==> umber <==
// cpu
module cpu(
	input clk,
	input reset,
	input logic [15:0] i_mem_rddata,
	input logic i_mem_wait,  
	input logic i_mem_rddatavalid,  
	output logic [15:0] o_mem_wrdata,
	output logic [15:0] o_mem_addr,
	output logic o_mem_rd,
	output logic o_mem_wr
);
	logic PC_write;
	logic Addr_sel;
	logic mem_rd;
	logic mem_wr;
	logic MDR_load;
	logic IR_load;
	logic OpA_sel;
	logic OpAB_load;
	logic [1:0] ALU_1_sel;
	logic [1:0] ALU_2_sel;
	logic [1:0] ALUop_sel;
	logic ALU_out;
	logic RF_write;
	logic Reg_in;
	logic Flag_write;
	logic RF_write_call;
	logic mov_hi;
	logic N, Z, imm;
	logic [3:0] instr;
	datapath data(
		.rst(reset),
		.clk(clk), 
		.i_mem_rddata(i_mem_rddata),
		.i_PC_write(PC_write),
		.i_Addr_sel(Addr_sel),
		.i_mem_wr(mem_wr),
		.i_MDR_load(MDR_load),
		.i_IR_load(IR_load),
		.i_OpA_sel(OpA_sel),
		.i_OpAB_load(OpAB_load),
		.i_ALU_1_sel(ALU_1_sel),
		.i_ALU_2_sel(ALU_2_sel),
		.i_ALUop_sel(ALUop_sel),
		.i_ALU_out(ALU_out),
		.i_RF_write(RF_write),
		.i_Reg_in(Reg_in),
		.i_Flag_write(Flag_write),
		.i_RF_write_call(RF_write_call),
		.i_mov_hi(mov_hi),
		.o_N(N),
		.o_Z(Z),
		.o_instr(instr),
		.o_mem_wrdata(o_mem_wrdata),
		.o_mem_addr(o_mem_addr),
		.o_mem_rd(mem_rd),
		.o_mem_wr(mem_wr),
		.o_imm(imm)
	);
	control control(
		.rst(reset),
		.clk(clk),
		.i_N(N),
		.i_Z(Z),
		.i_instr(instr),
		.i_imm(imm),
		.i_mem_wait(i_mem_wait),
		.i_mem_rddatavalid(i_mem_rddatavalid),  
		.o_PC_write(PC_write),
		.o_Addr_sel(Addr_sel),
		.o_mem_rd(o_mem_rd),
		.o_mem_wr(o_mem_wr),
  ...
clock: 2.63 ns
lec_check: 0
abc_area: 1
cap_margin: 20
core_aspect_ratio: 0.69
core_margin: 2
core_utilization: 72
cts_cluster_diameter: 375
cts_cluster_size: 100
hold_slack_margin: 0.29
place_density_lb_addon: 0.01
setup_slack_margin: 0.77
slew_margin: 20
tns_end_percent: 5
run.sh (not shown) runs the stock make flow with config.mk's settings and CLKGATE_MAP_FILE=.
==> inputs of indigo, as changes to umber <==
CORE_ASPECT_RATIO = unset   (was 0.69)
CORE_UTILIZATION = 70   (was 72)
CTS_CLUSTER_DIAMETER = unset   (was 375)
CTS_CLUSTER_SIZE = unset   (was 100)
HOLD_SLACK_MARGIN = unset   (was 0.29)
PLACE_DENSITY_LB_ADDON = unset   (was 0.01)
SETUP_SLACK_MARGIN = 0.81   (was 0.77)
TNS_END_PERCENT = unset   (was 5)
==> flow/constraint.sdc (replaced) <==
create_clock -name core_clock -period 4.48 [get_ports {clk}]
set_input_delay 0.8960 -clock core_clock [delete_from_list [all_inputs] [get_ports {clk}]]
set_output_delay 0.8960 -clock core_clock [all_outputs]
set_load 0.01 [all_outputs]
==> inputs of xenon, as changes to umber <==
ABC_AREA = unset   (was 1)
CORE_ASPECT_RATIO = unset   (was 0.69)
CORE_UTILIZATION = 40   (was 72)
CTS_CLUSTER_DIAMETER = unset   (was 375)
CTS_CLUSTER_SIZE = unset   (was 100)
HOLD_SLACK_MARGIN = unset   (was 0.29)
PLACE_DENSITY_LB_ADDON = unset   (was 0.01)
SETUP_SLACK_MARGIN = unset   (was 0.77)
TNS_END_PERCENT = unset   (was 5)
==> flow/constraint.sdc (replaced) <==
create_clock -name core_clock -period 4.8 [get_ports {clk}]
set_input_delay 0.9600 -clock core_clock [delete_from_list [all_inputs] [get_ports {clk}]]
set_output_delay 0.9600 -clock core_clock [all_outputs]
set_load 0.01 [all_outputs]
==> qor summary <==
metric                                                         xenon      indigo           umber
Status                              no timing/DRC/antenna violations  no timing/DRC/antenna violations  did not finish
Stage where the flow stopped                                       -           -         5_1_grt
Cell group occupying the most layout area                  registers   registers               -
Post-Place Worst Slack                                      -36.2 ps      179 ps        -1590 ps
Worst-case setup margin in the final layout                   147 ps      199 ps               -
Cell count after synthesis                                      1398        1568            1568
Worst Reg2Reg Path Length in Cells                                20          25               -
Cell Pwr Density                                          727 mW/mm2  865 mW/mm2               -
Number of buffers added by the clock tree synthesis step          26          26               6
Data arrival time of the worst path                          4920 ps     4540 ps               -
Simple-Gate Fraction of Synth Area                             16.4%       20.9%           20.9%
Crit path capture type                                          flop        flop               -
Final total negative setup slack                                0 ps        0 ps               -
Area of the mapped netlist                                0.0132 mm2  0.0130 mm2      0.0130 mm2
Fraction of power spent switching nets                         41.0%       45.1%               -
Die x size                                                    186 um      140 um          166 um

* * *

==> inputs of v12 <==
Starting RTL as in the previous note.
Settings: LEC_CHECK=0, ABC_AREA=1, CAP_MARGIN=0, CORE_ASPECT_RATIO=0.91, CORE_MARGIN=2, CORE_UTILIZATION=72, CTS_CLUSTER_SIZE=39, HOLD_SLACK_MARGIN=0.3, PLACE_DENSITY_LB_ADDON=0.06, SETUP_SLACK_MARGIN=1.15, SLEW_MARGIN=20, TNS_END_PERCENT=40; clock period 3.87 ns.
==> inputs of v27, as changes to v12 <==
==> flow/config.mk (replaced) <==
export PLATFORM = sky130hd
export DESIGN_NAME = cpu
export DESIGN_NICKNAME = cpu
export VERILOG_FILES = /design/flow/design.v
export SDC_FILE = /design/flow/constraint.sdc
export NUM_CORES = 4
export LEC_CHECK = 0
export ABC_AREA = 1
export CAP_MARGIN = 20
export CORE_MARGIN = 2
export CORE_UTILIZATION = 71
export CTS_CLUSTER_SIZE = 17
export PLACE_DENSITY = 0.35
export SETUP_SLACK_MARGIN = -0.11
export SLEW_MARGIN = 20
==> flow/constraint.sdc (replaced) <==
create_clock -name core_clock -period 2.23 [get_ports {clk}]
set_input_delay 0.4460 -clock core_clock [delete_from_list [all_inputs] [get_ports {clk}]]
set_output_delay 0.4460 -clock core_clock [all_outputs]
set_load 0.01 [all_outputs]
==> inputs of v35, as changes to v12 <==
==> flow/config.mk (replaced) <==
export PLATFORM = sky130hd
export DESIGN_NAME = cpu
export DESIGN_NICKNAME = cpu
export VERILOG_FILES = /design/flow/design.v
export SDC_FILE = /design/flow/constraint.sdc
export NUM_CORES = 4
export LEC_CHECK = 0
export CAP_MARGIN = 20
export CORE_MARGIN = 2
export CORE_UTILIZATION = 40
export CTS_CLUSTER_SIZE = 56
export MAX_ROUTING_LAYER = met4
export SLEW_MARGIN = 20
==> flow/constraint.sdc (replaced) <==
create_clock -name core_clock -period 4.8 [get_ports {clk}]
set_input_delay 0.9600 -clock core_clock [delete_from_list [all_inputs] [get_ports {clk}]]
set_output_delay 0.9600 -clock core_clock [all_outputs]
set_load 0.01 [all_outputs]
==> summary of the runs <==
Of v12 and v35, v12 has the higher first-iteration DRC count (gap 140%, measured against v35). Non-clock buffer count: v35 is lower than v12 (43). v12 produced a layout that fails on setup timing. v35 produced a clean layout. v27 ended with an error in 5_1_grt on GRT-0232. Of v12 and v35, v12 has the higher critical path depth (gap 7). In v35 the register-to-register slack is better than in v12, by 0.56 ns.

* * *

==> exp/nickel: inputs <==
cpu again, from the RTL that the note above started with.
Design cpu, start of the top module:
module cpu(
	input clk,
	input reset,
	input logic [15:0] i_mem_rddata,
	input logic i_mem_wait,  
	input logic i_mem_rddatavalid,  
	output logic [15:0] o_mem_wrdata,
	output logic [15:0] o_mem_addr,
	output logic o_mem_rd,
	output logic o_mem_wr
);
Settings: LEC_CHECK=0, ABC_AREA=1, CAP_MARGIN=20, CORE_ASPECT_RATIO=0.92, CORE_MARGIN=2, CORE_UTILIZATION=72, CTS_CLUSTER_DIAMETER=359, CTS_CLUSTER_SIZE=14, HOLD_SLACK_MARGIN=-0.09, PLACE_DENSITY_LB_ADDON=0.19, SETUP_SLACK_MARGIN=0.45, SLEW_MARGIN=20; clock period 3.91 ns.
==> exp/umber: changes against exp/nickel <==
CTS_CLUSTER_DIAMETER = 138   (was 359)
CTS_CLUSTER_SIZE = 47   (was 14)
HOLD_SLACK_MARGIN = not set   (was -0.09)
PLACE_DENSITY_LB_ADDON = 0.01   (was 0.19)
SETUP_SLACK_MARGIN = 0.81   (was 0.45)
SLEW_MARGIN = 35   (was 20)
==> flow/constraint.sdc (replaced) <==
create_clock -name core_clock -period 2.75 [get_ports {clk}]
set_input_delay 0.5500 -clock core_clock [delete_from_list [all_inputs] [get_ports {clk}]]
set_output_delay 0.5500 -clock core_clock [all_outputs]
set_load 0.01 [all_outputs]
==> exp/amber: changes against exp/nickel <==
CORE_ASPECT_RATIO = not set   (was 0.92)
CORE_UTILIZATION = 70   (was 72)
CTS_CLUSTER_DIAMETER = not set   (was 359)
CTS_CLUSTER_SIZE = not set   (was 14)
HOLD_SLACK_MARGIN = not set   (was -0.09)
PLACE_DENSITY_LB_ADDON = not set   (was 0.19)
==> results <==
exp/amber completed, yet does not pass: setup timing. exp/umber never finished: it broke off in 5_1_grt. exp/nickel finished but fails on setup timing. Critical path depth is the same in exp/nickel and exp/amber. Between exp/amber and exp/nickel, the lower setup slack is in exp/amber (gap 0.14 ns). Between exp/amber and exp/nickel, the lower combinational power is in exp/nickel (gap 5.2%, measured against exp/nickel). Synthesized cell count is the same in exp/nickel and exp/umber. Against exp/amber, the register-to-register slack of exp/nickel is higher by 0.14 ns.
==> figures <==
item	exp/amber	exp/nickel	exp/umber
Result of the run	complete, but fails checks	complete, but fails checks	did not finish
Failing step	-	-	5_1_grt
Reasons for failing layout checks	setup timing	setup timing	-
Detailed-placement wirelength estimate	28000 um	28500 um	30300 um
First-pass detailed-route iteration total	23	8	-
Post-layout period usage of the worst path	108%	105%	-
Cell leakage power	6.93 nW	6.81 nW	-
Horizontal extent of the die	140 um	144 um	144 um
Launching instance or port of the critical path	data.IR[2]$_SDFFCE_PN0P_	data.IR[2]$_SDFFCE_PN0P_	-
Cell depth of the worst flop-to-flop path	26	26	-
Sort of element at the end of the critical path	register	register	-
TritonCTS clock tree	done	done	-
Max power group	combinational logic	combinational logic	-
CTS buffer count	25	21	9

* * *

==> inputs of job 9026 <==
Starting RTL as in the previous note.
export LEC_CHECK = 0
export CAP_MARGIN = 20
export CELL_PAD_IN_SITES_DETAIL_PLACEMENT = 2
export CORE_ASPECT_RATIO = 0.73
export CORE_MARGIN = 10
export CORE_UTILIZATION = 53
export CTS_CLUSTER_DIAMETER = 358
export CTS_CLUSTER_SIZE = 25
export GPL_TIMING_DRIVEN = 0
export MAX_ROUTING_LAYER = met4
export PLACE_DENSITY_LB_ADDON = 0.23
export SLEW_MARGIN = 15
create_clock -name core_clock -period 5.3 [get_ports {clk}]
==> job 1454 (differences from job 9026) <==
Settings changed: ABC_AREA set to 1, CELL_PAD_IN_SITES_DETAIL_PLACEMENT 2 to unset, CORE_ASPECT_RATIO 0.73 to unset, CORE_MARGIN 10 to 2, CORE_UTILIZATION 53 to 71, CTS_CLUSTER_DIAMETER 358 to unset, CTS_CLUSTER_SIZE 25 to 17, GPL_TIMING_DRIVEN 0 to unset, MAX_ROUTING_LAYER met4 to unset, PLACE_DENSITY_LB_ADDON 0.23 to 0.06, SETUP_SLACK_MARGIN set to 0.42, SLEW_MARGIN 15 to 20.
==> flow/constraint.sdc (replaced) <==
create_clock -name core_clock -period 3.19 [get_ports {clk}]
set_input_delay 0.6380 -clock core_clock [delete_from_list [all_inputs] [get_ports {clk}]]
set_output_delay 0.6380 -clock core_clock [all_outputs]
set_load 0.01 [all_outputs]
==> job 8692 (differences from job 9026) <==
Settings changed: ABC_AREA set to 1, CELL_PAD_IN_SITES_DETAIL_PLACEMENT 2 to unset, CORE_ASPECT_RATIO 0.73 to 0.89, CORE_MARGIN 10 to 2, CORE_UTILIZATION 53 to 72, CTS_CLUSTER_DIAMETER 358 to 373, CTS_CLUSTER_SIZE 25 to 24, GPL_TIMING_DRIVEN 0 to unset, HOLD_SLACK_MARGIN set to -0.05, MAX_ROUTING_LAYER met4 to unset, PLACE_DENSITY set to 0.37, PLACE_DENSITY_LB_ADDON 0.23 to unset, SETUP_SLACK_MARGIN set to 0.67, SLEW_MARGIN 15 to 20.
==> flow/constraint.sdc (replaced) <==
create_clock -name core_clock -period 2.66 [get_ports {clk}]
set_input_delay 0.5320 -clock core_clock [delete_from_list [all_inputs] [get_ports {clk}]]
set_output_delay 0.5320 -clock core_clock [all_outputs]
set_load 0.01 [all_outputs]
==> results <==
Job 1454 finished with setup timing left. Job 8692 stopped in 5_1_grt on GRT-0232. Job 9026 ended with an error in 3_5_place_dp with DPL-0033. Synthesized cell count is the same in job 1454 and job 8692. In area after synthesis, job 1454 and job 8692 do not differ. Against job 1454, the die size of job 9026 is higher by about 64%.
==> figures <==
	job 8692	job 1454	job 9026
Chip Area, Yosys	13000 um^2	13000 um^2	13200 um^2
Post-Syn Area	13000 um^2	13000 um^2	13200 um^2
Setup Buffers After CTS	38	32	-
Chip width	146 um	139 um	205 um
Largest buffer count on any clock path	3	3	-
Area fraction in xor and xnor cells	0.0135	0.0135	0.0145
Area share of fa/ha/maj cells after synthesis	0.0170	0.0170	0.0174
Simple-gate area share of the yosys netlist	0.209	0.209	0.164
Post-Synthesis Net Count	1605	1605	1435
Yosys stat cell total	1568	1568	1398
Seq/Total Area, Yosys	0.506	0.506	0.496
Routability cong.	1.02	1.00	1.03
Hold bufs inserted after CTS	0	0	-
Result of the run	did not finish	complete, but fails checks	did not finish
Last stage reached	5_1_grt	-	3_5_place_dp
Layout check failures	-	setup timing	-
Largest type area fraction	0.282	0.282	0.276
Syn_area_per_cell	8.27 um^2	8.27 um^2	9.47 um^2
CTS Buf Count	14	26	-
Cell area reported after detailed placement	15100 um^2	14800 um^2	-
Share of synthesized area spent on multiplexers	0	0	0.0846

* * *

==> trial 76: inputs <==
cpu again, from the RTL that the note above started with.
Design cpu, start of the top module:
module cpu(
	input clk,
	input reset,
	input logic [15:0] i_mem_rddata,
	input logic i_mem_wait,  
	input logic i_mem_rddatavalid,  
	output logic [15:0] o_mem_wrdata,
	output logic [15:0] o_mem_addr,
	output logic o_mem_rd,
	output logic o_mem_wr
);
==> flow/config.mk <==
export PLATFORM = sky130hd
export DESIGN_NAME = cpu
export DESIGN_NICKNAME = cpu
export VERILOG_FILES = /design/flow/design.v
export SDC_FILE = /design/flow/constraint.sdc
export NUM_CORES = 4
export LEC_CHECK = 0
export CAP_MARGIN = 20
export CORE_MARGIN = 2
export CORE_UTILIZATION = 65
export SETUP_SLACK_MARGIN = 0.81
export SLEW_MARGIN = 20
==> flow/constraint.sdc <==
create_clock -name core_clock -period 3.38 [get_ports {clk}]
set_input_delay 0.6760 -clock core_clock [delete_from_list [all_inputs] [get_ports {clk}]]
set_output_delay 0.6760 -clock core_clock [all_outputs]
set_load 0.01 [all_outputs]
==> inputs of build 87, as changes to trial 76 <==
==> flow/config.mk (replaced) <==
export PLATFORM = sky130hd
export DESIGN_NAME = cpu
export DESIGN_NICKNAME = cpu
export VERILOG_FILES = /design/flow/design.v
export SDC_FILE = /design/flow/constraint.sdc
export NUM_CORES = 4
export LEC_CHECK = 0
export ABC_AREA = 1
export CAP_MARGIN = 20
export CORE_MARGIN = 2
export CORE_UTILIZATION = 70
export SLEW_MARGIN = 20
==> flow/constraint.sdc (replaced) <==
create_clock -name core_clock -period 2.4 [get_ports {clk}]
set_input_delay 0.4800 -clock core_clock [delete_from_list [all_inputs] [get_ports {clk}]]
set_output_delay 0.4800 -clock core_clock [all_outputs]
set_load 0.01 [all_outputs]
==> Changelog: implementation <==
## Flow update

* Area leader share at 27.6%
* Status: finished with violations
* # setup viols final at 29
* Combinational gate area at 6790 sq um
* PnR worst setup slack at -1.11 ns
* Synth Area per Inst at 9.47 sq um
* MI comb cells at 1,031
* Fail Reasons: negative setup slack
* Slowest CP cell: or3b_4
* Core area at 20,100 sq um
* Stages on the worst setup path at 21
* Fp util at 65.9%
* Hold_ws at 0.480 ns
* CTS tree: built
Source of the figures above: trial 76

==> Changelog: implementation <==
### Metrics

* Status: did not finish
* Exit stage: global routing
* Tool error: [ERROR GRT-0232] Routing congestion too high. Check the congestion heatmap in the GUI.
* Ports at 54
* Fp util at 71.7%
* Core area at 18,100 sq um
* I/O Buffers at 53
* CTS H-Tree Depth at 1
* Area leader share at 28.2%
* Grt met1 use at 94.1%
* Synth Area per Inst at 8.27 sq um
* Placed insts at 1,992
* Register area share after synthesis at 50.6%
Source of the figures above: build 87

No activity file was given, so power comes from the tool's default toggle rates.
